### design/flow/constraint.sdc
create_clock -name core_clock -period 3.5 [get_ports {ACLK}]
set_input_delay 0.7000 -clock core_clock [delete_from_list [all_inputs] [get_ports {ACLK}]]
set_output_delay 0.7000 -clock core_clock [all_outputs]
set_load 0.01 [all_outputs]
### design/flow/run.sh
#!/bin/bash
# the make line also repeats each setting of config.mk as NAME=value (left out here)
make -C /OpenROAD-flow-scripts/flow DESIGN_CONFIG=/design/flow/config.mk WORK_HOME=/design/flow/orfs CLKGATE_MAP_FILE= finish
### design/flow/design.v
`timescale 1ns/1ps
module s_axil_register # (
    parameter   S_AXI_ADDR_WIDTH = 6,
                S_AXI_DATA_WIDTH = 32
)
(   
    input                                   ACLK    ,
    input                                   ARESET  ,
    input   [S_AXI_ADDR_WIDTH-1 : 0]        AWADDR  ,
    input                                   AWVALID ,
    output                                  AWREADY ,
    input   [S_AXI_DATA_WIDTH-1 : 0]        WDATA   ,
    input                                   WVALID  ,
    output                                  WREADY  ,
    input   [S_AXI_DATA_WIDTH/8-1 : 0]      WSTRB   ,
    output  [1 : 0]                         BRESP   ,
    output                                  BVALID  ,
    input                                   BREADY  ,
    input   [S_AXI_ADDR_WIDTH-1 : 0]        ARADDR  ,
    input                                   ARVALID ,
    output                                  ARREADY ,
    output  [S_AXI_DATA_WIDTH-1 : 0]        RDATA   ,
    output  [1 : 0]                         RRESP   ,
    output                                  RVALID  ,
    input                                   RREADY
);  
    localparam  ADDR_REG_0 = 'h00, ADDR_REG_8 = 'h20,
                ADDR_REG_1 = 'h04, ADDR_REG_9 = 'h24,
                ADDR_REG_2 = 'h08, ADDR_REG_A = 'h28,
                ADDR_REG_3 = 'h0C, ADDR_REG_B = 'h2C,
                ADDR_REG_4 = 'h10, ADDR_REG_C = 'h30,
                ADDR_REG_5 = 'h14, ADDR_REG_D = 'h34,
                ADDR_REG_6 = 'h18, ADDR_REG_E = 'h38,
                ADDR_REG_7 = 'h1C, ADDR_REG_F = 'h3C;
    reg     [S_AXI_DATA_WIDTH-1 : 0]    registers [0 : 15];
    localparam  ST_AW_IDLE = 2'd0,       
                ST_AW_PREP = 2'd1,       
                ST_AW_WAIT = 2'd2,       
                ST_AW_DONE = 2'd3;       
    reg     [1 : 0]                     aw_state, aw_next;   
    reg     [S_AXI_ADDR_WIDTH-1 : 0]    aw_reg;              
    wire                                aw_hs;               
    reg                                 aw_hs_flag;          
    wire                                aw_w_hs_flag;        
    always @ (posedge ACLK) begin
        if (ARESET)     aw_state <= ST_AW_IDLE;
        else            aw_state <= aw_next;
    end
    always @ (*) begin
        aw_next = aw_state;
        case (aw_state)
            ST_AW_IDLE : if (AWVALID)       aw_next = ST_AW_PREP; 
                         else               aw_next = ST_AW_IDLE;
            ST_AW_PREP :                    aw_next = ST_AW_WAIT;
            ST_AW_WAIT : if (aw_w_hs_flag)  aw_next = ST_AW_DONE;
                         else               aw_next = ST_AW_WAIT;
            ST_AW_DONE :                    aw_next = ST_AW_IDLE;
            default    :                    aw_next = ST_AW_IDLE;
        endcase
    end
    assign aw_hs   = (AWVALID & AWREADY);        
    assign AWREADY = (aw_state == ST_AW_IDLE);   
    always @ (posedge ACLK) begin
        if      (ARESET)        aw_reg <= 'h0;
        else if (aw_hs)         aw_reg <= AWADDR;
    end
    always @ (posedge ACLK) begin
        if      (ARESET)                    aw_hs_flag <= 1'b0;
        else if (aw_hs)                     aw_hs_flag <= 1'b1;
        else if (aw_state == ST_AW_DONE)    aw_hs_flag <= 1'b0;
    end
    localparam  ST_W_IDLE = 3'd0,    
                ST_W_PREP = 3'd1,    
                ST_W_WAIT = 3'd2,    
                ST_W_RESP = 3'd3,    
                ST_W_DONE = 3'd4;    
    reg     [2 : 0]                     w_state, w_next;     
    reg     [S_AXI_DATA_WIDTH-1 : 0]    w_reg;               
    wire    [S_AXI_DATA_WIDTH-1 : 0]    w_mask;              
    reg     [S_AXI_DATA_WIDTH-1 : 0]    w_mask_reg;          
    wire                                w_hs;                
    reg                                 w_hs_flag;           
    always @ (posedge ACLK) begin
        if (ARESET)     w_state <= ST_W_IDLE;
        else            w_state <= w_next;
    end
    always @ (*) begin
        w_next = w_state;
        case (w_state)
            ST_W_IDLE : if (WVALID)         w_next = ST_W_PREP;
                        else                w_next = ST_W_IDLE;
            ST_W_PREP :                     w_next = ST_W_WAIT;
            ST_W_WAIT : if (aw_w_hs_flag)   w_next = ST_W_RESP;
                        else                w_next = ST_W_WAIT;
            ST_W_RESP : if (BREADY)         w_next = ST_W_DONE;
                        else                w_next = ST_W_RESP;
            ST_W_DONE :                     w_next = ST_W_IDLE;
            default   :                     w_next = ST_W_IDLE;
        endcase
    end
    assign w_hs   = (WVALID & WREADY);               
    assign WREADY = (w_state == ST_W_IDLE);          
    assign BVALID = (w_state == ST_W_RESP);          
    assign BRESP  = 2'b00;                           
    assign aw_w_hs_flag = aw_hs_flag & w_hs_flag;    
    assign w_mask  = { {8{WSTRB[3]}}, {8{WSTRB[2]}}, {8{WSTRB[1]}}, {8{WSTRB[0]}} };     
    always @ (posedge ACLK) begin
        if      (ARESET)                w_reg <= 'h0;
        else if (w_hs)                  w_reg <= (WDATA & w_mask);
    end
    always @ (posedge ACLK) begin
        if      (ARESET)                w_mask_reg <= 'h0;
        else if (w_hs)                  w_mask_reg <= w_mask;
    end
    always @ (posedge ACLK) begin
        if      (ARESET)                w_hs_flag <= 1'b0;
        else if (w_hs)                  w_hs_flag <= 1'b1;
        else if (w_state == ST_W_RESP)  w_hs_flag <= 1'b0;
    end
    integer i;
    always @ (posedge ACLK) begin
        if (ARESET) begin
            for (i = 0; i < 16; i = i + 1) registers[i] <= 'h0;
        end
        else if (aw_w_hs_flag) begin
            case (aw_reg)
                ADDR_REG_0 : registers[0]  <= w_reg | (registers[0]  & ~w_mask_reg);
                ADDR_REG_1 : registers[1]  <= w_reg | (registers[1]  & ~w_mask_reg);
                ADDR_REG_2 : registers[2]  <= w_reg | (registers[2]  & ~w_mask_reg);
                ADDR_REG_3 : registers[3]  <= w_reg | (registers[3]  & ~w_mask_reg);
                ADDR_REG_4 : registers[4]  <= w_reg | (registers[4]  & ~w_mask_reg);
                ADDR_REG_5 : registers[5]  <= w_reg | (registers[5]  & ~w_mask_reg);
                ADDR_REG_6 : registers[6]  <= w_reg | (registers[6]  & ~w_mask_reg);
                ADDR_REG_7 : registers[7]  <= w_reg | (registers[7]  & ~w_mask_reg);
                ADDR_REG_8 : registers[8]  <= w_reg | (registers[8]  & ~w_mask_reg);
                ADDR_REG_9 : registers[9]  <= w_reg | (registers[9]  & ~w_mask_reg);
                ADDR_REG_A : registers[10] <= w_reg | (registers[10] & ~w_mask_reg);
                ADDR_REG_B : registers[11] <= w_reg | (registers[11] & ~w_mask_reg);
                ADDR_REG_C : registers[12] <= w_reg | (registers[12] & ~w_mask_reg);
                ADDR_REG_D : registers[13] <= w_reg | (registers[13] & ~w_mask_reg);
                ADDR_REG_E : registers[14] <= w_reg | (registers[14] & ~w_mask_reg);
                ADDR_REG_F : registers[15] <= w_reg | (registers[15] & ~w_mask_reg);
            endcase
        end
    end
    localparam  ST_R_IDLE = 2'd0,    
                ST_R_PREP = 2'd1,    
                ST_R_DATA = 2'd2,    
                ST_R_DONE = 2'd3;    
    reg     [1 : 0]                     r_state, r_next;     
    reg     [S_AXI_ADDR_WIDTH-1 : 0]    ar_reg;              
    wire                                ar_hs;               
    reg     [S_AXI_DATA_WIDTH-1 : 0]    r_reg;               
    always @ (posedge ACLK) begin
        if (ARESET)     r_state <= ST_R_IDLE;
        else            r_state <= r_next;
    end
    always @ (*) begin
        r_next = r_state;
        case (r_state)
            ST_R_IDLE : if (ARVALID)    r_next = ST_R_PREP;
                        else            r_next = ST_R_IDLE;
            ST_R_PREP :                 r_next = ST_R_DATA;
            ST_R_DATA : if (RREADY)     r_next = ST_R_DONE;
                        else            r_next = ST_R_DATA;
            ST_R_DONE :                 r_next = ST_R_IDLE;
            default   :                 r_next = ST_R_IDLE;
        endcase
    end
    assign ar_hs   = (ARREADY & ARVALID);        
    assign ARREADY = (r_state == ST_R_IDLE);     
    assign RVALID  = (r_state == ST_R_DATA);     
    assign RRESP   = 2'b00;                      
    assign RDATA   = r_reg;                      
    always @ (posedge ACLK) begin
        if      (ARESET)    ar_reg <= 'h0;
        else if (ar_hs)     ar_reg <= ARADDR;
    end
    always @ (posedge ACLK) begin
        if (ARESET) 
            r_reg <= 'h0;
        else begin
            case (ar_reg)
                ADDR_REG_0 : r_reg <= registers[0];
                ADDR_REG_1 : r_reg <= registers[1];
                ADDR_REG_2 : r_reg <= registers[2];
                ADDR_REG_3 : r_reg <= registers[3];
                ADDR_REG_4 : r_reg <= registers[4];
                ADDR_REG_5 : r_reg <= registers[5];
                ADDR_REG_6 : r_reg <= registers[6];
                ADDR_REG_7 : r_reg <= registers[7];
                ADDR_REG_8 : r_reg <= registers[8];
                ADDR_REG_9 : r_reg <= registers[9];
                ADDR_REG_A : r_reg <= registers[10];
                ADDR_REG_B : r_reg <= registers[11];
                ADDR_REG_C : r_reg <= registers[12];
                ADDR_REG_D : r_reg <= registers[13];
                ADDR_REG_E : r_reg <= registers[14];
                ADDR_REG_F : r_reg <= registers[15];
            endcase
        end
    end
endmodule
### design/flow/config.mk
export PLATFORM = sky130hd
export DESIGN_NAME = s_axil_register
export DESIGN_NICKNAME = s_axil_register
export VERILOG_FILES = /design/flow/design.v
export SDC_FILE = /design/flow/constraint.sdc
export NUM_CORES = 4
export LEC_CHECK = 0
export ABC_AREA = 1
export CAP_MARGIN = 20
export CORE_MARGIN = 2
export CORE_UTILIZATION = 40
export HOLD_SLACK_MARGIN = 0.23
export SLEW_MARGIN = 20
==> results of run 1 <==
-- through the flow --
step	power [uW]	util, %	hold WS [ps]
floorplan	7490	-	393
global placement	7810	43.5	412
detailed placement	7800	43.5	407
CTS	14300	46.6	424
global route	14700	46.6	453
finish	14300	46.6	418
-- layer usage --
layer / vias to the layer above / track usage (%) / wire length [um]
li1: 12100 / - / -
met1: 11700 / 35.5 / 39400
met2: 933 / 39.9 / 39100
met3: 150 / 3.47 / 6590
met4: 0 / 9.83 / 3250
met5: - / 0 / 0
-- area by class of cell --
class	instances	share of cell area [%]
Clock inverter	19	0.502
Clock buffer	95	6.15
Tap cell	855	3.55
Sequential cell	607	40.3
Inverter	857	10.7
Multi-Input combinational cell	2092	33.3
Timing Repair Buffer	181	5.52
==> run_results.csv, run 1 <==
group,metric,value,unit
cts,cts_buffers,61,
setup_path,crit_top_cell,"nor2_1",
synth,ys_chip_area,26300,um2
power,powerComb,666,uW
synth,ys.flops,607,
routing,drt-total-wl,88.4,mm
setup_path,cp_slowest_cell,"nand3_2",
synth,ys_top_cells_by_area,"dfxtp_1 (46%), o22ai_1 (12%), inv_1 (12%), nor2_1 (11%), nand2_1 (4.5%)",
synth,ys_sh_xor,0,%
floorplan,ios,96,
place,dp.cells,4592,
synth,simple_gate_share,18.2,%
synth,synth_cell_type_count,26,
synth,yosysWarnings,2,
layout,final_nets,3855,
global_route,grt_pass1_wl,135,mm
routing,drtAntennaViolNets,0,
setup_path,crit_start,"ar_reg[2]$_SDFFE_PP0P_",
hold_path,min_path_type,"reg -> reg",
outcome,outcome,"complete, no violations",
setup_path,crit_cells,8,
setup_path,worst-path-buf-inv,1,
global_route,antenna_found_initial,0,
layout,finalInstanceArea,30200,um2
layout,seq_area,12200,um2
cts,root_buffer,"clkbuf_16",
cts,htreeDepth,2,
synth,async_reset_ff_share,0,%
routing,drt_iter0_markers,2352,
power,power.switching,3390,uW
cts,post_cts_buffers,0,
synth,mux_share,0,%
power,p_seq_share,49.1,%
synth,edf_count,0,
layout,area_growth_syn_to_layout,14.8,%
synth,yosys.area.top_type_share,46.2,%
routing,antennaDiodeCount,0,
synth,ff_type,"dfxtp_1",
global_route,overflow,0,
floorplan,die-area,67800,um2
routing,num_vias,24800,
hold_path,hold_end,"w_state[0]$_DFF_P_",
routing,drc,0,
floorplan,die_x,260,um
synth,yosysMostFrequentCell,"inv_1",
sta,slew_viol_final,0,
job,drv_cap,0,
setup_path,path_class,"reg -> reg",
synth,synth_cells,3782,
cts,hold_buffers,0,
global_route,grt.total_usage,25.5,%
sta,max_freq,367,MHz
setup_path,rrSetupSlack,780,ps
global_route,grt_max_degree,124,
place,io_buffers,91,
synth,synth.avg_cell_area,6.95,um2
synth,fa_ha_area_share,0,%
setup_path,critical-path-top-delay-family,"simple AND/OR/NAND/NOR gates",
setup_path,required,4050,ps
cts,cts_sinks,607,
floorplan,core,64700,um2
routing,wire_per_inst,18.8,um
floorplan,fp-row-count,93,
synth,compound_area_share,19.9,%
floorplan,dieHeight,260,um
place,place_congestion,0.896,
place,hpwlAfterDp,57.8,mm
hold_path,hold_start,"w_state[1]$_DFF_P_",
synth,syn_area,26300,um2
setup_path,timing.rr.start,"ar_reg[2]$_SDFFE_PP0P_",
setup_path,slowest_delay,730,ps
job,warnings,32,
sta,tightest_slew,1010,ps
cts,ctsResizeCount,0,
sta,finalSetupViolations,0,
power,p_sw_share,23.8,%
power,irDropWorstVdd,441,uV
setup_path,path_cells,"nor2_1 -> nand3_2 -> buf_4 -> o22ai_1 -> nor2_1 -> nand2_1 -> nor2_1 -> a21oi_1",
setup_path,cp-end-kind,"flip-flop",
cts,clk_pin_slew_worst_paths,60,ps
power,pg_seq,7000,uW
cts,cts_tree,"built",
setup_path,crit_fanout,16,
power,pg_clk,6600,uW
setup_path,r2r-end,"r_reg[31]$_SDFFE_PP0P_",
sta,fin_skew,18.9,ps
sta,slew_headroom,32.5,%
sta,fin_tns_setup,0,ps
layout,layoutNonFillerInstCount,4706,
setup_path,cp.arrival,3280,ps
sta,rsz0062_at_grt,"no",
cts,cts.path.max_buffers,3,
power,power.density,473,nW/um2
synth,ys_top_logic_family,"AND-OR/OR-AND gates",
sta,period_needed,2720,ps
layout,logic_area,10100,um2
place,dpl-instance-area,28200,um2
place,pre_cts_slack,864,ps
setup_path,crit_end,"r_reg[31]$_SDFFE_PP0P_",
power,p_int,10900,uW
power,maxPowerGroup,"sequential cells",
synth,yosys.area.top_type,"dfxtp_1",
routing,via_per_inst,5.27,
layout,n_fill_cell,6721,
setup_path,r2r.worst_path.cells,8,
setup_path,cp-start-kind,"flip-flop",
power,power_leakage,0.0104,uW
global_route,grt_pass1_vias,22900,
power,pwr-share-clk,46.3,%
sta,hold_viol_final,0,
sta,min_period_over_period,77.8,%
sta,setup_slack,778,ps
routing,firstDrtPassIters,5,
cts,clock_latency,640,ps
floorplan,fp_util,40.6,%
hold_path,min_path_cells,2,
synth,top_cells_by_count,"inv_1 (850), nor2_1 (757), dfxtp_1 (607)",
power,pwr-share-comb,4.7,%
synth,ys_cells,3782,
synth,ys_seq_share,46.2,%
==> inputs of run 2 (changes only) <==
Settings changed: ABC_AREA 1 to default, CAP_MARGIN 20 to 40, CORE_UTILIZATION 40 to 72, CTS_CLUSTER_SIZE from default to 14, HOLD_SLACK_MARGIN 0.23 to default, PLACE_DENSITY from default to 0.37.
Clock period 3.5 ns to 2.15 ns, I/O delays scaled along.
==> run_results.csv, run 2 <==
group,metric,value,unit
outcome,outcome,"complete, but fails checks",
outcome,so_faults,"negative setup slack",
setup_path,rrSetupSlack,-120,ps
cts,clock_latency,660,ps
job,drv_cap,0,
global_route,antenna_found_initial,2,
synth,compound_area_share,24.1,%
setup_path,critical-path-top-delay-family,"simple AND/OR/NAND/NOR gates",
routing,num_vias,25100,
sta,hold_viol_final,0,
synth,yosysWarnings,2,
place,io_buffers,91,
global_route,grt_pass1_wl,140,mm
cts,cts_sinks,607,
cts,cts_buffers,57,
sta,max_freq,440,MHz
synth,yosys.area.top_type,"dfxtp_1",
layout,layoutNonFillerInstCount,3276,
setup_path,crit_fanout,5,
power,power.total,24100,uW
routing,antennaDiodeCount,0,
setup_path,cp_slowest_cell,"or4b_4",
place,dp.cells,3133,
power,pg_seq,11600,uW
cts,cts_tree,"built",
sta,slew_viol_final,0,
setup_path,required,2670,ps
synth,ys_top_cells_by_area,"dfxtp_1 (50%), a22oi_1 (18%), nor2_1 (8.7%), clkbuf_1 (3.3%), mux4_2 (2.5%)",
power,p_int,18200,uW
setup_path,timing.rr.start,"ar_reg[5]$_SDFFE_PP0P_",
layout,area_growth_syn_to_layout,22.3,%
setup_path,crit_top_cell,"buf_6",
synth,ys_sh_xor,0,%
sta,finalSetupViolations,33,
power,power_leakage,0.0103,uW
cts,cts.path.max_buffers,3,
setup_path,cp.arrival,2790,ps
synth,synth.avg_cell_area,9.09,um2
global_route,grt_pass1_vias,23800,
setup_path,r2r.worst_path.cells,8,
routing,drt_iter0_markers,5363,
routing,drt-total-wl,98.1,mm
power,p_sw_share,24.5,%
setup_path,path_class,"reg -> reg",
sta,fin_skew,28.3,ps
power,power.density,818,nW/um2
floorplan,die_x,187,um
floorplan,dieHeight,187,um
setup_path,r2r-end,"r_reg[17]$_SDFFE_PP0P_",
setup_path,crit_end,"r_reg[17]$_SDFFE_PP0P_",
setup_path,crit_start,"ar_reg[5]$_SDFFE_PP0P_",
synth,yosys.area.top_type_share,50.4,%
power,power.switching,5920,uW
sta,tightest_slew,962,ps
cts,clk_pin_slew_worst_paths,70,ps
power,pg_clk,10700,uW
sta,whs,62.7,ps
routing,drtAntennaViolNets,0,
place,place_congestion,0.982,
synth,async_reset_ff_share,0,%
floorplan,die-area,35000,um2
routing,wire_per_inst,29.9,um
power,powerComb,1820,uW
routing,firstDrtPassIters,9,
hold_path,hold_end,"registers[7][4]$_SDFFE_PP0P_",
job,warnings,34,
synth,ys_seq_share,50.4,%
setup_path,cp-start-kind,"flip-flop",
hold_path,min_path_cells,2,
sta,period_needed,2270,ps
synth,ys_cells,2654,
sta,setup_slack,-124,ps
synth,simple_gate_share,15.9,%
synth,yosysMostFrequentCell,"dfxtp_1",
synth,edf_count,0,
power,p_seq_share,48.0,%
synth,top_cells_by_count,"dfxtp_1 (607), a22oi_1 (580), nor2_1 (562)",
synth,ys_chip_area,24100,um2
setup_path,worst-path-buf-inv,3,
synth,ys_top_logic_family,"AND-OR/OR-AND gates",
routing,via_per_inst,7.66,
sta,slew_headroom,35.8,%
synth,synth_cells,2654,
floorplan,ios,96,
synth,syn_area,24100,um2
layout,final_nets,2837,
hold_path,min_path_type,"in -> reg",
cts,root_buffer,"clkbuf_16",
place,pre_cts_slack,-205,ps
synth,synth_cell_type_count,64,
floorplan,core,33300,um2
global_route,overflow,0,
sta,min_period_over_period,106,%
power,pwr-share-clk,44.5,%
global_route,grt_max_degree,137,
setup_path,path_cells,"buf_6 -> or4b_4 -> nor3_4 -> buf_6 -> buf_6 -> a22o_4 -> a2111oi_4 -> a311oi_1",
synth,fa_ha_area_share,0,%
synth,ff_type,"dfxtp_1",
power,pwr-share-comb,7.5,%
place,dpl-instance-area,26600,um2
setup_path,crit_cells,8,
setup_path,cp-end-kind,"flip-flop",
cts,htreeDepth,2,
layout,finalInstanceArea,29500,um2
power,maxPowerGroup,"sequential cells",
synth,ys.flops,607,
sta,rsz0062_at_grt,"yes",
floorplan,fp-row-count,67,
setup_path,slowest_delay,520,ps
synth,mux_share,4.81,%
place,hpwlAfterDp,58.8,mm
floorplan,fp_util,72.5,%
routing,drc,0,
hold_path,hold_start,"ARESET",
global_route,grt.total_usage,52.0,%
cts,hold_buffers,0,
power,irDropWorstVdd,1080,uV
-- run 2: final cells by class --
| class | instances | area [um2] |
|---|---|---|
| clock inverters | 20 | 258 |
| clock buffers | 85 | 1730 |
| flip-flops and latches | 607 | 12200 |
| fillers | 1541 | 3760 |
| well taps | 448 | 561 |
| repair buffers | 338 | 3370 |
| multi-input cells | 1770 | 11400 |
| inverters | 8 | 30.0 |
-- run 2: metrics by stage --
| stage | util, % | TNS, ps |
|---|---|---|
| floorplan | - | 0 |
| global placement | 80.0 | -3250 |
| detailed placement | 80.0 | -6730 |
| CTS | 86.8 | -31.7 |
| global route | 88.7 | -2780 |
| finish | 88.7 | -1020 |
-- run 2: repair_timing --
item,in CTS,in global routing
cloned,0,1
endpoints found under the setup margin,162,208
gates resized,45,84
setup buffers,12,23
pin swaps,5,31
-- run 2: metal layers --
metal | wire (um) | vias up | track usage, % | part of all wire, %
met5 | 36 | - | 0 | 0.037
met4 | 8720 | 4 | 36.0 | 8.9
met3 | 16200 | 808 | 17.1 | 17
met2 | 41000 | 2718 | 77.2 | 42
met1 | 32100 | 11600 | 64.4 | 33
li1 | - | 9956 | - | -
==> inputs of run 3 (changes only) <==
Settings changed: CAP_MARGIN 40 to 20, CORE_UTILIZATION 72 to 58, CTS_CLUSTER_SIZE 14 to default, PLACE_DENSITY 0.37 to default, SETUP_SLACK_MARGIN from default to 0.53.
Clock period 2.15 ns to 1.81 ns, I/O delays scaled along.
==> run_results.csv, run 3 <==
group,metric,value,unit
setup_path,slowest_delay,890,ps
synth,top_cells_by_count,"dfxtp_1 (607), a22oi_1 (580), nor2_1 (562)",
synth,syn_area,24100,um2
cts,cts_tree,"built",
power,pwr-share-clk,44.0,%
synth,ys_top_logic_family,"AND-OR/OR-AND gates",
sta,finalSetupViolations,481,
setup_path,cp-start-kind,"flip-flop",
job,warnings,37,
cts,cts.path.max_buffers,3,
sta,rsz0062_at_grt,"yes",
power,pwr-share-comb,9.4,%
setup_path,crit_fanout,9,
synth,yosys.area.top_type,"dfxtp_1",
power,power.density,812,nW/um2
hold_path,min_path_cells,2,
layout,final_nets,3063,
floorplan,fp_util,59.0,%
setup_path,path_class,"reg -> reg",
routing,num_vias,26500,
cts,root_buffer,"clkbuf_16",
global_route,antenna_found_initial,4,
cts,cts_sinks,607,
floorplan,die_x,208,um
power,pg_seq,13700,uW
layout,n_fill_cell,1706,
routing,drtAntennaViolNets,0,
routing,wire_per_inst,32.4,um
outcome,outcome,"complete, but fails checks",
routing,drt-total-wl,116,mm
floorplan,ios,96,
power,powerComb,2770,uW
synth,mux_share,4.81,%
setup_path,cp_slowest_cell,"a311oi_1",
synth,ys_seq_share,50.4,%
layout,area_growth_syn_to_layout,50.3,%
job,drv_cap,0,
setup_path,path_cells,"or4b_4 -> buf_6 -> nor3_4 -> buf_12 -> a222oi_1 -> a311oi_1",
floorplan,die-area,43300,um2
global_route,grt_max_degree,140,
cts,clock_latency,650,ps
power,power.switching,7480,uW
synth,ff_type,"dfxtp_1",
floorplan,dieHeight,208,um
synth,ys_sh_xor,0,%
place,place_congestion,0.945,
routing,drt_iter0_markers,4061,
sta,min_period_over_period,153,%
routing,via_per_inst,7.40,
power,irDropWorstVdd,879,uV
power,maxPowerGroup,"sequential cells",
power,p_sw_share,25.4,%
setup_path,rrSetupSlack,-970,ps
power,p_seq_share,46.6,%
cts,clk_pin_slew_worst_paths,70,ps
place,io_buffers,91,
global_route,overflow,0,
synth,compound_area_share,24.1,%
place,pre_cts_slack,-369,ps
synth,ys_chip_area,24100,um2
synth,synth_cell_type_count,64,
setup_path,crit_cells,6,
setup_path,required,2260,ps
sta,slew_headroom,25.4,%
sta,tightest_slew,1120,ps
setup_path,worst-path-buf-inv,2,
synth,ys_top_cells_by_area,"dfxtp_1 (50%), a22oi_1 (18%), nor2_1 (8.7%), clkbuf_1 (3.3%), mux4_2 (2.5%)",
setup_path,crit_end,"r_reg[24]$_SDFFE_PP0P_",
sta,fin_skew,18.2,ps
hold_path,hold_end,"registers[6][18]$_SDFFE_PP0P_",
setup_path,r2r-end,"r_reg[24]$_SDFFE_PP0P_",
sta,fin_tns_setup,-79810,ps
outcome,so_faults,"negative setup slack",
setup_path,cp.arrival,3220,ps
synth,async_reset_ff_share,0,%
sta,setup_slack,-968,ps
synth,ys_cells,2654,
synth,yosysMostFrequentCell,"dfxtp_1",
power,p_int,22000,uW
setup_path,timing.rr.start,"ar_reg[0]$_SDFFE_PP0P_",
synth,fa_ha_area_share,0,%
power,power_leakage,0.0123,uW
global_route,grt_pass1_vias,23800,
sta,period_needed,2780,ps
cts,htreeDepth,2,
hold_path,hold_start,"ARESET",
cts,cts_buffers,59,
routing,firstDrtPassIters,11,
global_route,grt.total_usage,44.4,%
synth,yosys.area.top_type_share,50.4,%
power,pg_clk,12900,uW
synth,yosysWarnings,2,
floorplan,core,40900,um2
synth,simple_gate_share,15.9,%
synth,synth_cells,2654,
routing,drc,0,
hold_path,min_path_type,"in -> reg",
sta,hold_viol_final,0,
setup_path,critical-path-top-delay-family,"AND-OR/OR-AND gates",
cts,hold_buffers,0,
setup_path,cp-end-kind,"flip-flop",
place,hpwlAfterDp,61.6,mm
synth,edf_count,0,
floorplan,fp-row-count,74,
sta,max_freq,360,MHz
sta,slew_viol_final,0,
setup_path,crit_start,"ar_reg[0]$_SDFFE_PP0P_",
setup_path,r2r.worst_path.cells,6,
synth,ys.flops,607,
global_route,grt_pass1_wl,148,mm
synth,synth.avg_cell_area,9.09,um2
## run 3: layout make-up
cell class	count	area [um2]	area share [%]
Multi-Input combinational cell	1770	14600	40.3
Tap cell	532	666	1.84
Sequential cell	607	12200	33.7
Clock buffer	81	1700	4.69
Antenna cell	2	5.00	0.0138
Clock inverter	20	265	0.731
Inverter	8	30.0	0.0828
Timing Repair Buffer	562	6740	18.6
## run 3: metal layers
| metal | vias up | global-route usage [%] | part of all wire [%] |
|---|---|---|---|
| li1 | 10400 | - | - |
| met1 | 12600 | 57.6 | 34 |
| met2 | 2514 | 67.9 | 42 |
| met3 | 897 | 9.62 | 14 |
| met4 | 6 | 27.6 | 9.9 |
| met5 | - | 0 | 0.034 |
## run 3: what timing repair did
action	4_1_cts	5_1_grt
buffers inserted	74	62
gates cloned	12	11
endpoints found under the setup margin	583	608
gates resized	657	476
pin swaps	86	178
## run 3: stage by stage
stage | hold WS (ps) | instance area, um2 | cells | total power (uW) | util (%)
final | 37.8 | 36300 | 3582 | 29400 | 88.6
after global routing | 42.5 | 36300 | 3580 | 29800 | 88.6
after CTS | 16.4 | 33100 | 3507 | 28800 | 80.9
after detailed placement | 406 | 28000 | 3320 | 16000 | 68.4
after global placement | 400 | 28000 | 3320 | 16000 | 68.4
after floorplan | 393 | 24700 | 2657 | 14900 | -
==> inputs of run 4 (changes only) <==
Settings changed: CORE_UTILIZATION 58 to 72, CTS_CLUSTER_DIAMETER from default to 25, MAX_ROUTING_LAYER from default to met4, PLACE_DENSITY_LB_ADDON from default to 0.01, SETUP_SLACK_MARGIN 0.53 to 0.8, TNS_END_PERCENT from default to 5.
Clock period 1.81 ns to 2.69 ns, I/O delays scaled along.
==> run_results.csv, run 4 <==
group,metric,value,unit
synth,ys_top_cells_by_area,"dfxtp_1 (50%), a22oi_1 (18%), nor2_1 (8.7%), clkbuf_1 (3.3%), mux4_2 (2.5%)",
outcome,error_line,"[ERROR DPL-0033] detailed placement checks failed during check placement.",
synth,yosysWarnings,2,
outcome,outcome,"aborted with a tool error",
synth,synth_cells,2654,
floorplan,fp-row-count,67,
synth,yosys.area.top_type,"dfxtp_1",
synth,edf_count,0,
synth,simple_gate_share,15.9,%
synth,async_reset_ff_share,0,%
synth,yosysMostFrequentCell,"dfxtp_1",
synth,ff_type,"dfxtp_1",
synth,syn_area,24100,um2
synth,top_cells_by_count,"dfxtp_1 (607), a22oi_1 (580), nor2_1 (562)",
floorplan,dieHeight,187,um
synth,synth.avg_cell_area,9.09,um2
synth,fa_ha_area_share,0,%
place,dp.cells,3042,
synth,mux_share,4.81,%
synth,ys_seq_share,50.4,%
place,place_congestion,1.02,
synth,yosys.area.top_type_share,50.4,%
outcome,stop_stage,"4_1_cts",
synth,ys_top_logic_family,"AND-OR/OR-AND gates",
place,hpwlAfterDp,55.4,mm
synth,synth_cell_type_count,64,
floorplan,die_x,187,um
floorplan,core,33300,um2
place,io_buffers,91,
synth,ys_sh_xor,0,%
synth,compound_area_share,24.1,%
floorplan,ios,96,
floorplan,die-area,35000,um2
floorplan,fp_util,72.5,%
synth,ys_chip_area,24100,um2
synth,ys_cells,2654,
synth,ys.flops,607,
==> run 4: stage by stage <==
stage          hold slack, ps  worst slack, ps  cell area, um2  power, uW
3_5_place_dp              423              199           25700      10500
3_3_place_gp              401              228           25700      10500
2_1_floorplan             393              717           24200      10000
==> inputs of run 5 (changes only) <==
Settings changed: CORE_UTILIZATION 72 to 71, CTS_CLUSTER_DIAMETER 25 to default, CTS_CLUSTER_SIZE from default to 15, MAX_ROUTING_LAYER met4 to default, PLACE_DENSITY from default to 0.6, PLACE_DENSITY_LB_ADDON 0.01 to default, SETUP_SLACK_MARGIN 0.8 to 0.26, TNS_END_PERCENT 5 to default.
Clock period 2.69 ns to 2.1 ns, I/O delays scaled along.
==> run_results.csv, run 5 <==
group,metric,value,unit
outcome,outcome,"aborted with a tool error",
outcome,stop_stage,"5_1_grt",
outcome,error_line,"[ERROR DPL-0038] Utilization greater than 100%, impossible to legalize",
floorplan,die_x,188,um
floorplan,fp_util,72.0,%
cts,hold_buffers,0,
synth,yosysWarnings,2,
cts,cts_sinks,607,
cts,cts_buffers,56,
place,place_congestion,0.950,
synth,ys_cells,2654,
floorplan,ios,96,
synth,yosysMostFrequentCell,"dfxtp_1",
synth,ys_top_cells_by_area,"dfxtp_1 (50%), a22oi_1 (18%), nor2_1 (8.7%), clkbuf_1 (3.3%), mux4_2 (2.5%)",
synth,ys_chip_area,24100,um2
cts,root_buffer,"clkbuf_16",
synth,syn_area,24100,um2
cts,cts.path.max_buffers,3,
synth,async_reset_ff_share,0,%
synth,ys_sh_xor,0,%
place,pre_cts_slack,-134,ps
synth,yosys.area.top_type_share,50.4,%
synth,top_cells_by_count,"dfxtp_1 (607), a22oi_1 (580), nor2_1 (562)",
synth,ys_top_logic_family,"AND-OR/OR-AND gates",
place,hpwlAfterDp,56.7,mm
synth,simple_gate_share,15.9,%
synth,fa_ha_area_share,0,%
synth,synth_cell_type_count,64,
synth,mux_share,4.81,%
floorplan,die-area,35500,um2
place,io_buffers,91,
floorplan,fp-row-count,67,
synth,yosys.area.top_type,"dfxtp_1",
floorplan,dieHeight,188,um
synth,ys_seq_share,50.4,%
cts,htreeDepth,2,
floorplan,core,33500,um2
synth,compound_area_share,24.1,%
synth,synth.avg_cell_area,9.09,um2
synth,synth_cells,2654,
synth,ys.flops,607,
synth,ff_type,"dfxtp_1",
synth,edf_count,0,
==> run 5: through the flow <==
step	setup TNS, ps	cells	instance area (um2)	power [uW]	utilization, %
floorplan	0	2657	24300	12800	-
global placement	-786	3132	26700	13600	79.6
detailed placement	-7620	3132	26700	13600	79.6
CTS	0	3289	30900	24300	92.1
==> run 5: repair_timing <==
item | in CTS
setup endpoints to repair | 581
resized | 368
gates cloned | 6
setup buffers | 50
hold endpoints to repair | 0
pin swaps | 80
==> inputs of run 6 (changes only) <==
Settings changed: ABC_AREA from default to 1, CELL_PAD_IN_SITES_GLOBAL_PLACEMENT from default to 1, CORE_ASPECT_RATIO from default to 0.53, CORE_MARGIN 2 to 10, CORE_UTILIZATION 71 to 40, CTS_CLUSTER_DIAMETER from default to 310, CTS_CLUSTER_SIZE 15 to default, GPL_ROUTABILITY_DRIVEN from default to 0, GPL_TIMING_DRIVEN from default to 0, MAX_ROUTING_LAYER from default to met4, MIN_ROUTING_LAYER from default to met2, PLACE_DENSITY 0.6 to default, PLACE_DENSITY_LB_ADDON from default to 0.08, SETUP_SLACK_MARGIN 0.26 to 0.15, SLEW_MARGIN 20 to 10, TNS_END_PERCENT from default to 15.
Clock period 2.1 ns to 3.5 ns, I/O delays scaled along.
==> run_results.csv, run 6 <==
group,metric,value,unit
synth,mux_share,0,%
floorplan,die_x,372,um
cts,cts_sinks,607,
synth,ys_top_cells_by_area,"dfxtp_1 (46%), o22ai_1 (12%), inv_1 (12%), nor2_1 (11%), nand2_1 (4.5%)",
floorplan,fp_util,40.4,%
synth,ys_top_logic_family,"AND-OR/OR-AND gates",
synth,compound_area_share,19.9,%
synth,ys_seq_share,46.2,%
synth,synth_cell_type_count,26,
outcome,stop_stage,"5_1_grt",
cts,hold_buffers,0,
synth,yosysWarnings,2,
synth,synth_cells,3782,
floorplan,dieHeight,207,um
global_route,grt.total_usage,60.5,%
cts,htreeDepth,2,
synth,yosys.area.top_type,"dfxtp_1",
floorplan,core,65100,um2
synth,simple_gate_share,18.2,%
place,pre_cts_slack,-219,ps
synth,async_reset_ff_share,0,%
synth,ys_sh_xor,0,%
synth,ys_chip_area,26300,um2
outcome,error_line,"[ERROR GRT-0116] Global routing finished with congestion. Check the congestion regions in the DRC Viewer.",
synth,fa_ha_area_share,0,%
synth,yosys.area.top_type_share,46.2,%
global_route,overflow,83,
cts,post_cts_buffers,0,
synth,top_cells_by_count,"inv_1 (850), nor2_1 (757), dfxtp_1 (607)",
synth,syn_area,26300,um2
floorplan,ios,96,
cts,cts.path.max_buffers,3,
floorplan,fp-row-count,68,
synth,ys_cells,3782,
floorplan,die-area,76900,um2
cts,root_buffer,"clkbuf_16",
place,io_buffers,90,
synth,yosysMostFrequentCell,"inv_1",
synth,synth.avg_cell_area,6.95,um2
place,hpwlAfterDp,90.9,mm
cts,cts_buffers,58,
synth,ff_type,"dfxtp_1",
synth,edf_count,0,
synth,ys.flops,607,
outcome,outcome,"aborted with a tool error",
==> run 6: repair_timing <==
| item | 4_1_cts |
|---|---|
| resized | 14 |
| setup endpoints to repair | 71 |
| pin swaps | 0 |
==> run 6: metal layers <==
layer	GRT usage, %	GRT overflow
met3	79.9	81
met1	-	-
met4	24.9	1
met5	-	-
met2	61.9	1
==> run 6: metrics by stage <==
stage	TNS, ps	power (uW)	area, um2	instances	utilization, %
floorplan	0	7490	26300	3785	-
global placement	-29710	7960	28300	4750	43.5
detailed placement	-2980	7970	28300	4753	43.6
CTS	0	14400	30300	4854	46.5
==> inputs of run 7 (changes only) <==
Settings changed: ABC_AREA 1 to default, CELL_PAD_IN_SITES_GLOBAL_PLACEMENT 1 to default, CORE_ASPECT_RATIO 0.53 to default, CORE_MARGIN 10 to 2, CORE_UTILIZATION 40 to 66, CTS_CLUSTER_DIAMETER 310 to default, CTS_CLUSTER_SIZE from default to 21, GPL_ROUTABILITY_DRIVEN 0 to default, GPL_TIMING_DRIVEN 0 to default, MAX_ROUTING_LAYER met4 to default, MIN_ROUTING_LAYER met2 to default, PLACE_DENSITY from default to 0.6, PLACE_DENSITY_LB_ADDON 0.08 to default, SETUP_SLACK_MARGIN 0.15 to 0.44, SLEW_MARGIN 10 to 20, TNS_END_PERCENT 15 to default.
Clock period 3.5 ns to 1.72 ns, I/O delays scaled along.
==> run_results.csv, run 7 <==
group,metric,value,unit
outcome,outcome,"aborted with a tool error",
outcome,stop_stage,"5_1_grt",
outcome,error_line,"[ERROR GRT-0232] Routing congestion too high. Check the congestion heatmap in the GUI.",
synth,ys_top_cells_by_area,"dfxtp_1 (50%), a22oi_1 (18%), nor2_1 (8.7%), clkbuf_1 (3.3%), mux4_2 (2.5%)",
place,place_congestion,0.977,
global_route,overflow,3948,
floorplan,fp-row-count,70,
synth,ys_seq_share,50.4,%
synth,yosysMostFrequentCell,"dfxtp_1",
floorplan,ios,96,
synth,synth_cells,2654,
synth,async_reset_ff_share,0,%
synth,synth_cell_type_count,64,
synth,yosys.area.top_type_share,50.4,%
synth,top_cells_by_count,"dfxtp_1 (607), a22oi_1 (580), nor2_1 (562)",
synth,yosys.area.top_type,"dfxtp_1",
cts,cts.path.max_buffers,3,
synth,syn_area,24100,um2
floorplan,die-area,38100,um2
cts,htreeDepth,2,
synth,ys_top_logic_family,"AND-OR/OR-AND gates",
cts,cts_sinks,607,
synth,ys_sh_xor,0,%
cts,root_buffer,"clkbuf_16",
floorplan,die_x,195,um
synth,fa_ha_area_share,0,%
place,hpwlAfterDp,60.3,mm
place,io_buffers,91,
floorplan,fp_util,66.4,%
global_route,grt.total_usage,108,%
synth,synth.avg_cell_area,9.09,um2
synth,compound_area_share,24.1,%
synth,yosysWarnings,2,
place,dp.cells,3276,
floorplan,dieHeight,195,um
synth,simple_gate_share,15.9,%
synth,ys.flops,607,
synth,mux_share,4.81,%
synth,edf_count,0,
floorplan,core,36300,um2
synth,ys_chip_area,24100,um2
synth,ff_type,"dfxtp_1",
synth,ys_cells,2654,
cts,cts_buffers,58,
==> run 7: layer usage <==
layer	global-route usage (%)	GRT overflow
met1	96.4	108
met3	87.5	96
met4	119	839
met2	137	2872
met5	75.5	33
==> run 7: timing repair <==
item | in CTS
hold buffers | 1
pin swaps | 109
setup buffers | 66
resized | 484
endpoints found under the setup margin | 581
cloned | 13
hold endpoints to repair | 3
==> run 7: stage by stage <==
| step | hold WS, ps | instance area, um2 | setup slack (ps) | total power (uW) |
|---|---|---|---|---|
| CTS | 154 | 32700 | -371 | 29800 |
| detailed placement | 406 | 28000 | -540 | 16900 |
| global placement | 396 | 28000 | -409 | 16800 |
| floorplan | 393 | 24700 | -247 | 15700 |
==> inputs of run 8 (changes only) <==
Settings changed: CORE_UTILIZATION 66 to 24, CTS_CLUSTER_SIZE 21 to default, SETUP_SLACK_MARGIN 0.44 to default.
Clock period 1.72 ns to 4.49 ns, I/O delays scaled along.
==> run_results.csv, run 8 <==
group,metric,value,unit
outcome,outcome,"complete, no violations",
setup_path,path_cells,"or4b_1 -> nor2_4 -> a22oi_1 -> and4_1 -> a311oi_2",
synth,ys_sh_xor,0,%
setup_path,slowest_delay,950,ps
floorplan,core,99900,um2
synth,simple_gate_share,15.9,%
cts,cts_tree,"built",
routing,drtAntennaViolNets,0,
synth,ys_chip_area,24100,um2
power,power_leakage,0.00921,uW
sta,tightest_slew,1040,ps
synth,yosys.area.top_type_share,50.4,%
cts,ctsResizeCount,0,
sta,slew_viol_final,0,
synth,ys_seq_share,50.4,%
floorplan,die_x,321,um
routing,drt_iter0_markers,2736,
floorplan,ios,96,
layout,logic_area,11000,um2
routing,via_per_inst,5.42,
global_route,grt.total_usage,17.2,%
power,irDropWorstVdd,239,uV
setup_path,crit_cells,5,
job,warnings,32,
setup_path,cp_slowest_cell,"or4b_1",
cts,cts_sinks,607,
cts,cts.path.max_buffers,3,
layout,final_nets,2670,
sta,fin_skew,24.2,ps
floorplan,die-area,103000,um2
synth,fa_ha_area_share,0,%
power,p_seq_share,46.7,%
cts,root_buffer,"clkbuf_16",
setup_path,rrSetupSlack,1080,ps
setup_path,critical-path-top-delay-family,"simple AND/OR/NAND/NOR gates",
synth,synth.avg_cell_area,9.09,um2
place,io_buffers,91,
cts,clock_latency,630,ps
routing,num_vias,21500,
cts,cts_buffers,67,
power,power.switching,2890,uW
synth,mux_share,4.81,%
setup_path,path_class,"reg -> reg",
layout,n_fill_cell,10500,
synth,compound_area_share,24.1,%
routing,firstDrtPassIters,6,
setup_path,cp.arrival,3930,ps
power,pwr-share-clk,48.2,%
cts,post_cts_buffers,0,
sta,period_needed,3410,ps
synth,synth_cells,2654,
setup_path,worst-path-buf-inv,0,
power,power.density,420,nW/um2
hold_path,min_path_type,"reg -> reg",
sta,min_period_over_period,76.0,%
power,pwr-share-comb,5.1,%
place,place_congestion,0.890,
power,p_int,9110,uW
hold_path,hold_start,"r_state[3]$_DFF_P_",
cts,clk_pin_slew_worst_paths,60,ps
synth,yosys.area.top_type,"dfxtp_1",
power,powerComb,612,uW
job,drv_cap,0,
global_route,grt_max_degree,202,
floorplan,fp-row-count,116,
global_route,grt_pass1_vias,20300,
hold_path,min_path_cells,2,
synth,ys_top_cells_by_area,"dfxtp_1 (50%), a22oi_1 (18%), nor2_1 (8.7%), clkbuf_1 (3.3%), mux4_2 (2.5%)",
floorplan,fp_util,24.2,%
synth,ys_top_logic_family,"AND-OR/OR-AND gates",
sta,slew_headroom,30.9,%
sta,max_freq,293,MHz
routing,drc,0,
layout,area_growth_syn_to_layout,18.4,%
hold_path,hold_end,"r_state[0]$_DFF_P_",
setup_path,crit_fanout,28,
synth,syn_area,24100,um2
synth,synth_cell_type_count,64,
routing,wire_per_inst,23.2,um
place,hpwlAfterDp,59.5,mm
setup_path,cp-end-kind,"flip-flop",
power,pg_clk,5780,uW
sta,fin_tns_setup,0,ps
setup_path,cp-start-kind,"flip-flop",
setup_path,crit_start,"ar_reg[2]$_SDFFE_PP0P_",
synth,ys.flops,607,
setup_path,timing.rr.start,"ar_reg[2]$_SDFFE_PP0P_",
cts,htreeDepth,3,
synth,yosysMostFrequentCell,"dfxtp_1",
layout,seq_area,12200,um2
routing,drt-total-wl,91.9,mm
power,p_sw_share,24.1,%
global_route,antenna_found_initial,1,
power,maxPowerGroup,"clock",
setup_path,r2r-end,"r_reg[23]$_SDFFE_PP0P_",
floorplan,dieHeight,321,um
sta,whs,421,ps
synth,top_cells_by_count,"dfxtp_1 (607), a22oi_1 (580), nor2_1 (562)",
cts,hold_buffers,0,
setup_path,required,5010,ps
synth,ys_cells,2654,
power,pg_seq,5600,uW
setup_path,crit_end,"r_reg[23]$_SDFFE_PP0P_",
synth,async_reset_ff_share,0,%
sta,finalSetupViolations,0,
routing,antennaDiodeCount,0,
synth,edf_count,0,
synth,ff_type,"dfxtp_1",
global_route,grt_pass1_wl,135,mm
sta,rsz0062_at_grt,"no",
global_route,overflow,0,
synth,yosysWarnings,2,
sta,hold_viol_final,0,
setup_path,r2r.worst_path.cells,5,
run 8: final cells by class:
| type | instances | share of cell area (%) |
|---|---|---|
| timing repair buffer | 161 | 5.13 |
| tap | 1298 | 5.69 |
| clock buffer | 99 | 7.04 |
| clock inverter | 19 | 1.01 |
| sequential | 607 | 42.6 |
| multi-input combinational | 1770 | 38.5 |
| inverter | 8 | 0.105 |
run 8: through the flow:
stage                     instance area [um2]  power, uW  util (%)  setup slack, ps  instances
after floorplan                         24100       5990         -             2400       2657
after global placement                  26300       6330      26.3             1230       3844
after detailed placement                26300       6330      26.3             1170       3844
after CTS                               28600      12000      28.6             1150       3962
after global routing                    28600      12300      28.6              983       3962
final                                   28600      12000      28.6             1080       3962
run 8: routing by layer:
metal,up-vias,part of all wire [%],track usage (%)
met5,-,0.014,0
met4,2,4.0,7.67
met3,202,8.9,3.06
met2,1172,45,26.8
met1,10400,42,23.3
li1,9637,-,-
==> inputs of run 9 (changes only) <==
Settings changed: CORE_UTILIZATION 24 to 72, PLACE_DENSITY 0.6 to default, PLACE_DENSITY_LB_ADDON from default to 0.26, SETUP_SLACK_MARGIN from default to -0.05.
Clock period 4.49 ns to 2.69 ns, I/O delays scaled along.
==> run_results.csv, run 9 <==
group,metric,value,unit
synth,ys_chip_area,24100,um2
setup_path,crit_fanout,10,
synth,ys.flops,607,
cts,root_buffer,"clkbuf_16",
synth,synth_cells,2654,
setup_path,r2r.worst_path.cells,5,
sta,finalSetupViolations,2,
cts,cts.path.max_buffers,3,
power,power.total,18400,uW
hold_path,min_path_type,"in -> reg",
cts,clk_pin_slew_worst_paths,60,ps
job,drv_cap,0,
cts,cts_sinks,607,
floorplan,fp_util,72.5,%
global_route,grt_pass1_vias,22700,
power,powerComb,1140,uW
synth,yosysMostFrequentCell,"dfxtp_1",
synth,yosys.area.top_type,"dfxtp_1",
floorplan,die_x,187,um
setup_path,r2r-end,"registers[4][1]$_SDFFE_PP0P_",
place,hpwlAfterDp,55.9,mm
synth,synth_cell_type_count,64,
routing,drt-total-wl,87.8,mm
synth,async_reset_ff_share,0,%
power,power.density,668,nW/um2
sta,tightest_slew,935,ps
power,power.switching,4440,uW
synth,ys_cells,2654,
global_route,grt.total_usage,49.0,%
layout,area_growth_syn_to_layout,14.0,%
sta,min_period_over_period,101,%
place,dp.cells,3051,
synth,yosysWarnings,2,
synth,top_cells_by_count,"dfxtp_1 (607), a22oi_1 (580), nor2_1 (562)",
synth,edf_count,0,
place,io_buffers,91,
setup_path,path_cells,"or4_1 -> nor2_4 -> nand2_1 -> a22oi_1 -> nor2_1",
setup_path,cp-end-kind,"flip-flop",
sta,slew_headroom,37.6,%
cts,htreeDepth,2,
sta,fin_skew,24.0,ps
power,p_seq_share,50.5,%
job,warnings,35,
sta,setup_slack,-35.1,ps
setup_path,critical-path-top-delay-family,"simple AND/OR/NAND/NOR gates",
setup_path,slowest_delay,740,ps
power,pwr-share-clk,43.3,%
outcome,outcome,"complete, but fails checks",
power,p_int,14000,uW
hold_path,hold_end,"registers[4][25]$_SDFFE_PP0P_",
power,pwr-share-comb,6.2,%
sta,hold_viol_final,0,
global_route,grt_pass1_wl,133,mm
sta,max_freq,367,MHz
routing,firstDrtPassIters,7,
routing,num_vias,23500,
floorplan,fp-row-count,67,
layout,final_nets,2717,
global_route,antenna_found_initial,2,
floorplan,die-area,35000,um2
outcome,so_faults,"negative setup slack",
routing,drtAntennaViolNets,0,
place,place_congestion,1.02,
setup_path,timing.rr.start,"aw_reg[0]$_SDFFE_PP0P_",
cts,post_cts_buffers,0,
setup_path,cp_slowest_cell,"or4_1",
layout,n_fill_cell,2081,
synth,synth.avg_cell_area,9.09,um2
synth,simple_gate_share,15.9,%
sta,slew_viol_final,0,
setup_path,path_class,"reg -> reg",
layout,layoutNonFillerInstCount,3154,
routing,via_per_inst,7.45,
synth,mux_share,4.81,%
synth,ys_seq_share,50.4,%
floorplan,core,33300,um2
synth,syn_area,24100,um2
power,maxPowerGroup,"sequential cells",
synth,ys_top_logic_family,"AND-OR/OR-AND gates",
power,irDropWorstVdd,595,uV
cts,cts_tree,"built",
setup_path,cp.arrival,3220,ps
hold_path,min_path_cells,2,
global_route,overflow,0,
power,pg_seq,9290,uW
floorplan,ios,96,
global_route,grt_max_degree,168,
routing,wire_per_inst,27.8,um
setup_path,crit_end,"registers[4][1]$_SDFFE_PP0P_",
power,pg_clk,7960,uW
setup_path,cp-start-kind,"flip-flop",
synth,ys_sh_xor,0,%
setup_path,worst-path-buf-inv,0,
floorplan,dieHeight,187,um
synth,fa_ha_area_share,0,%
power,power_leakage,0.00929,uW
routing,drc,0,
cts,clock_latency,630,ps
synth,ff_type,"dfxtp_1",
sta,period_needed,2730,ps
power,p_sw_share,24.1,%
setup_path,rrSetupSlack,-40,ps
routing,drt_iter0_markers,4559,
setup_path,crit_cells,5,
synth,compound_area_share,24.1,%
synth,yosys.area.top_type_share,50.4,%
setup_path,required,3180,ps
setup_path,crit_start,"aw_reg[0]$_SDFFE_PP0P_",
synth,ys_top_cells_by_area,"dfxtp_1 (50%), a22oi_1 (18%), nor2_1 (8.7%), clkbuf_1 (3.3%), mux4_2 (2.5%)",
cts,cts_buffers,57,
hold_path,hold_start,"ARESET",
run 9: per-stage QoR:
stage                     setup TNS, ps  area [um2]  hold WS [ps]  util, %  worst slack [ps]
final                             -41.3       27500           327     82.7             -35.1
after global routing               -109       27500           325     82.7             -44.1
after CTS                             0       27500           319     82.7              21.4
after detailed placement              0       25700           420     77.2              71.7
after global placement                0       25700           410     77.2               122
after floorplan                       0       24100           393        -               687
run 9: final cells by class:
class | instances | area [um2] | area share [%]
tap | 448 | 561 | 2.04
inverter | 8 | 30.0 | 0.109
sequential | 607 | 12200 | 44.2
antenna | 2 | 5.00 | 0.0182
clock inverter | 16 | 163 | 0.591
multi-input combinational | 1770 | 11000 | 39.8
clock buffer | 85 | 1640 | 5.96
timing repair buffer | 218 | 1990 | 7.25
run 9: routing by layer:
metal | GRT usage [%] | routed length [um] | up-vias
li1 | - | - | 9707
met1 | 60.5 | 30000 | 10900
met2 | 72.6 | 37200 | 2231
met3 | 17.4 | 13600 | 613
met4 | 32.5 | 7020 | 0
met5 | 0 | 0 | -
run 9: repair_timing:
action	CTS	global route
endpoints found under the setup margin	0	10
hold buffers	0	0
resized	0	2
==> inputs of run 10 (changes only) <==
Settings changed: ABC_AREA from default to 1, CELL_PAD_IN_SITES_GLOBAL_PLACEMENT from default to 2, CORE_ASPECT_RATIO from default to 0.53, CORE_MARGIN 2 to 6, CORE_UTILIZATION 72 to 40, CTS_CLUSTER_DIAMETER from default to 310, GPL_ROUTABILITY_DRIVEN from default to 0, GPL_TIMING_DRIVEN from default to 0, MAX_ROUTING_LAYER from default to met4, MIN_ROUTING_LAYER from default to met2, PLACE_DENSITY_LB_ADDON 0.26 to 0.08, SETUP_SLACK_MARGIN -0.05 to 0.15, SLEW_MARGIN 20 to 10, TNS_END_PERCENT from default to 15.
Clock period 2.69 ns to 3.5 ns, I/O delays scaled along.
==> run_results.csv, run 10 <==
group,metric,value,unit
outcome,outcome,"aborted with a tool error",
outcome,stop_stage,"5_1_grt",
outcome,error_line,"[ERROR GRT-0116] Global routing finished with congestion. Check the congestion regions in the DRC Viewer.",
synth,mux_share,0,%
synth,simple_gate_share,18.2,%
synth,edf_count,0,
cts,cts.path.max_buffers,3,
synth,ys_chip_area,26300,um2
synth,ys_cells,3782,
floorplan,dieHeight,199,um
synth,ff_type,"dfxtp_1",
synth,synth_cell_type_count,26,
cts,ctsResizeCount,8,
synth,yosysMostFrequentCell,"inv_1",
place,dpl-instance-area,28300,um2
place,pre_cts_slack,-181,ps
cts,root_buffer,"clkbuf_16",
synth,ys.flops,607,
synth,yosys.area.top_type_share,46.2,%
place,io_buffers,90,
synth,yosysWarnings,2,
global_route,grt.total_usage,62.5,%
synth,ys_top_cells_by_area,"dfxtp_1 (46%), o22ai_1 (12%), inv_1 (12%), nor2_1 (11%), nand2_1 (4.5%)",
synth,syn_area,26300,um2
synth,ys_top_logic_family,"AND-OR/OR-AND gates",
synth,yosys.area.top_type,"dfxtp_1",
floorplan,fp-row-count,67,
floorplan,die-area,72300,um2
synth,ys_sh_xor,0,%
floorplan,die_x,364,um
synth,compound_area_share,19.9,%
cts,post_cts_buffers,0,
synth,synth.avg_cell_area,6.95,um2
synth,top_cells_by_count,"inv_1 (850), nor2_1 (757), dfxtp_1 (607)",
floorplan,core,64000,um2
global_route,overflow,180,
synth,ys_seq_share,46.2,%
cts,cts_buffers,57,
floorplan,ios,96,
cts,htreeDepth,2,
synth,fa_ha_area_share,0,%
place,hpwlAfterDp,91.7,mm
synth,async_reset_ff_share,0,%
floorplan,fp_util,41.0,%
cts,hold_buffers,0,
synth,synth_cells,3782,
cts,cts_sinks,607,
-- run 10: through the flow --
stage               power [uW]  cells  utilization [%]
floorplan                 7490   3785                -
global placement          7940   4737             44.2
detailed placement        7960   4742             44.3
CTS                      14500   4845             47.3
-- run 10: layer usage --
layer	global-route usage [%]	overflow
met1	-	-
met2	66.6	6
met3	82.5	174
met4	23.2	0
met5	-	-
==> inputs of run 11 (changes only) <==
Settings changed: ABC_AREA 1 to default, CELL_PAD_IN_SITES_GLOBAL_PLACEMENT 2 to default, CORE_ASPECT_RATIO 0.53 to default, CORE_MARGIN 6 to 2, CORE_UTILIZATION 40 to 66, CTS_CLUSTER_DIAMETER 310 to default, CTS_CLUSTER_SIZE from default to 15, GPL_ROUTABILITY_DRIVEN 0 to default, GPL_TIMING_DRIVEN 0 to default, MAX_ROUTING_LAYER met4 to default, MIN_ROUTING_LAYER met2 to default, PLACE_DENSITY from default to 0.6, PLACE_DENSITY_LB_ADDON 0.08 to default, SETUP_SLACK_MARGIN 0.15 to -0.18, SLEW_MARGIN 10 to 20, TNS_END_PERCENT 15 to default.
Clock period 3.5 ns to 1.82 ns, I/O delays scaled along.
==> run_results.csv, run 11 <==
group,metric,value,unit
synth,yosys.area.top_type_share,50.4,%
layout,area_growth_syn_to_layout,28.9,%
setup_path,critical-path-top-delay-family,"simple AND/OR/NAND/NOR gates",
synth,simple_gate_share,15.9,%
power,pg_seq,13600,uW
hold_path,hold_end,"r_reg[2]$_SDFFE_PP0P_",
global_route,busiest_layer,"met2",
power,pwr-share-clk,43.7,%
power,maxPowerGroup,"sequential cells",
outcome,so_faults,"negative setup slack",
sta,whs,202,ps
setup_path,rrSetupSlack,-550,ps
setup_path,crit_start,"aw_reg[3]$_SDFFE_PP0P_",
setup_path,required,2320,ps
job,drv_cap,0,
power,irDropWorstVdd,1220,uV
power,power.total,28500,uW
power,p_int,21400,uW
sta,tightest_slew,901,ps
global_route,grt.total_usage,49.1,%
synth,ys_top_logic_family,"AND-OR/OR-AND gates",
synth,yosysMostFrequentCell,"dfxtp_1",
routing,drc,0,
power,power.switching,7050,uW
global_route,grt_use_met1,62.3,%
global_route,use_met3,14.6,%
place,hpwlAfterDp,62.9,mm
synth,synth_cell_type_count,64,
sta,slew_headroom,39.8,%
power,p_seq_share,47.6,%
synth,edf_count,0,
routing,num_vias,25200,
synth,ys_seq_share,50.4,%
place,place_congestion,1.04,
cts,cts_tree,"built",
power,power_leakage,0.0111,uW
job,warnings,36,
global_route,grt_max_degree,115,
setup_path,worst-path-buf-inv,1,
sta,hold_viol_final,0,
routing,firstDrtPassIters,15,
floorplan,die_x,195,um
synth,top_cells_by_count,"dfxtp_1 (607), a22oi_1 (580), nor2_1 (562)",
floorplan,dieHeight,195,um
floorplan,fp-row-count,70,
sta,fin_skew,30.9,ps
setup_path,crit_cells,6,
routing,drtAntennaViolNets,0,
global_route,antenna_found_initial,3,
setup_path,path_class,"reg -> reg",
setup_path,crit_fanout,8,
setup_path,cp_slowest_cell,"or4b_4",
floorplan,ios,96,
hold_path,min_path_cells,5,
synth,ys_sh_xor,0,%
cts,cts_buffers,58,
power,pg_clk,12400,uW
power,power.density,916,nW/um2
synth,mux_share,4.81,%
hold_path,min_path_type,"in -> reg",
synth,fa_ha_area_share,0,%
hold_path,hold_start,"ARESET",
sta,finalSetupViolations,480,
setup_path,path_cells,"or4b_4 -> nor2_4 -> buf_6 -> nand2_2 -> a22oi_1 -> nor2_1",
setup_path,crit_end,"registers[9][10]$_SDFFE_PP0P_",
sta,setup_slack,-555,ps
place,dpl-instance-area,27600,um2
outcome,outcome,"complete, but fails checks",
synth,ys.flops,607,
layout,final_nets,2952,
synth,async_reset_ff_share,0,%
cts,cts_sinks,607,
setup_path,timing.rr.start,"aw_reg[3]$_SDFFE_PP0P_",
power,p_sw_share,24.7,%
global_route,use_met2,72.6,%
routing,via_per_inst,7.38,
synth,ys_cells,2654,
synth,compound_area_share,24.1,%
sta,slew_viol_final,0,
setup_path,cp-start-kind,"flip-flop",
sta,max_freq,421,MHz
cts,clock_latency,640,ps
sta,rsz0062_at_grt,"yes",
sta,fin_tns_setup,-49090,ps
synth,yosysWarnings,2,
synth,ys_top_cells_by_area,"dfxtp_1 (50%), a22oi_1 (18%), nor2_1 (8.7%), clkbuf_1 (3.3%), mux4_2 (2.5%)",
global_route,grt_pass1_wl,143,mm
synth,synth.avg_cell_area,9.09,um2
synth,yosys.area.top_type,"dfxtp_1",
floorplan,fp_util,66.4,%
synth,synth_cells,2654,
setup_path,cp-end-kind,"flip-flop",
synth,ff_type,"dfxtp_1",
routing,drt-total-wl,101,mm
setup_path,slowest_delay,620,ps
sta,period_needed,2370,ps
setup_path,r2r.worst_path.cells,6,
synth,syn_area,24100,um2
routing,drt_iter0_markers,4561,
layout,finalInstanceArea,31100,um2
routing,wire_per_inst,29.6,um
layout,n_fill_cell,1921,
cts,clk_pin_slew_worst_paths,70,ps
cts,root_buffer,"clkbuf_16",
power,pwr-share-comb,8.7,%
floorplan,die-area,38100,um2
global_route,overflow,0,
setup_path,r2r-end,"registers[9][10]$_SDFFE_PP0P_",
floorplan,core,36300,um2
power,powerComb,2490,uW
setup_path,cp.arrival,2880,ps
cts,cts.path.max_buffers,3,
place,io_buffers,91,
synth,ys_chip_area,24100,um2
cts,htreeDepth,2,
sta,min_period_over_period,130,%
place,pre_cts_slack,-532,ps
global_route,grt_pass1_vias,23600,
-- run 11: layer usage --
layer	vias up	wire (um)
met1	11900	34700
met2	2404	43100
met5	-	140
met4	6	8380
li1	10200	-
met3	644	14800
-- run 11: final cells by class --
class,count,area (um2),area share (%)
diodes,1,2.50,0.00805
well taps,468,586,1.88
inverters,8,30.0,0.0966
clock buffers,94,1770,5.68
flip-flops and latches,607,12200,39.1
clock inverters,14,173,0.555
repair buffers,452,4560,14.6
multi-input cells,1770,11800,38.0
-- run 11: repair_timing --
action                     CTS  global route
setup endpoints to repair  415           287
hold buffers                 0             0
cloned                       1             1
setup buffers               35            31
gates resized              125           117
pin swaps                   30            23
-- run 11: stage by stage --
| step | cells | utilization, % |
|---|---|---|
| 4_1_cts | 3388 | 83.5 |
| 5_1_grt | 3413 | 85.6 |
| 2_1_floorplan | 2657 | - |
| 3_3_place_gp | 3253 | 76.0 |
| 6_report | 3414 | 85.6 |
| 3_5_place_dp | 3253 | 76.0 |
==> inputs of run 12 (changes only) <==
Settings changed: SETUP_SLACK_MARGIN -0.18 to 0.46.
Clock period 1.82 ns to 1.77 ns, I/O delays scaled along.
==> run_results.csv, run 12 <==
group,metric,value,unit
outcome,outcome,"aborted with a tool error",
outcome,stop_stage,"5_1_grt",
outcome,error_line,"[ERROR DPL-0038] Utilization greater than 100%, impossible to legalize",
synth,synth.avg_cell_area,9.09,um2
synth,top_cells_by_count,"dfxtp_1 (607), a22oi_1 (580), nor2_1 (562)",
synth,ys.flops,607,
synth,async_reset_ff_share,0,%
cts,root_buffer,"clkbuf_16",
synth,syn_area,24100,um2
synth,yosysWarnings,2,
synth,synth_cells,2654,
synth,ff_type,"dfxtp_1",
floorplan,dieHeight,195,um
synth,yosysMostFrequentCell,"dfxtp_1",
floorplan,fp_util,66.4,%
cts,cts.path.max_buffers,3,
synth,ys_sh_xor,0,%
synth,edf_count,0,
synth,ys_top_cells_by_area,"dfxtp_1 (50%), a22oi_1 (18%), nor2_1 (8.7%), clkbuf_1 (3.3%), mux4_2 (2.5%)",
cts,hold_buffers,0,
cts,htreeDepth,2,
floorplan,core,36300,um2
synth,simple_gate_share,15.9,%
place,dpl-instance-area,28000,um2
synth,ys_chip_area,24100,um2
cts,cts_sinks,607,
place,dp.cells,3270,
floorplan,die-area,38100,um2
floorplan,ios,96,
floorplan,fp-row-count,70,
synth,synth_cell_type_count,64,
place,io_buffers,91,
synth,ys_cells,2654,
synth,ys_top_logic_family,"AND-OR/OR-AND gates",
cts,cts_buffers,59,
place,place_congestion,0.987,
synth,fa_ha_area_share,0,%
synth,yosys.area.top_type,"dfxtp_1",
synth,ys_seq_share,50.4,%
floorplan,die_x,195,um
place,hpwlAfterDp,60.6,mm
synth,compound_area_share,24.1,%
synth,mux_share,4.81,%
synth,yosys.area.top_type_share,50.4,%
[run 12: through the flow]
step | setup slack (ps) | util [%]
floorplan | -197 | -
CTS | -224 | 90.6
detailed placement | -311 | 77.1
global placement | -335 | 77.1
[run 12: repair_timing]
item / in CTS
pin swaps: 134
cloned: 12
setup buffers: 68
resized: 604
endpoints found under the setup margin: 581
Power and IR drop assume default switching activity.
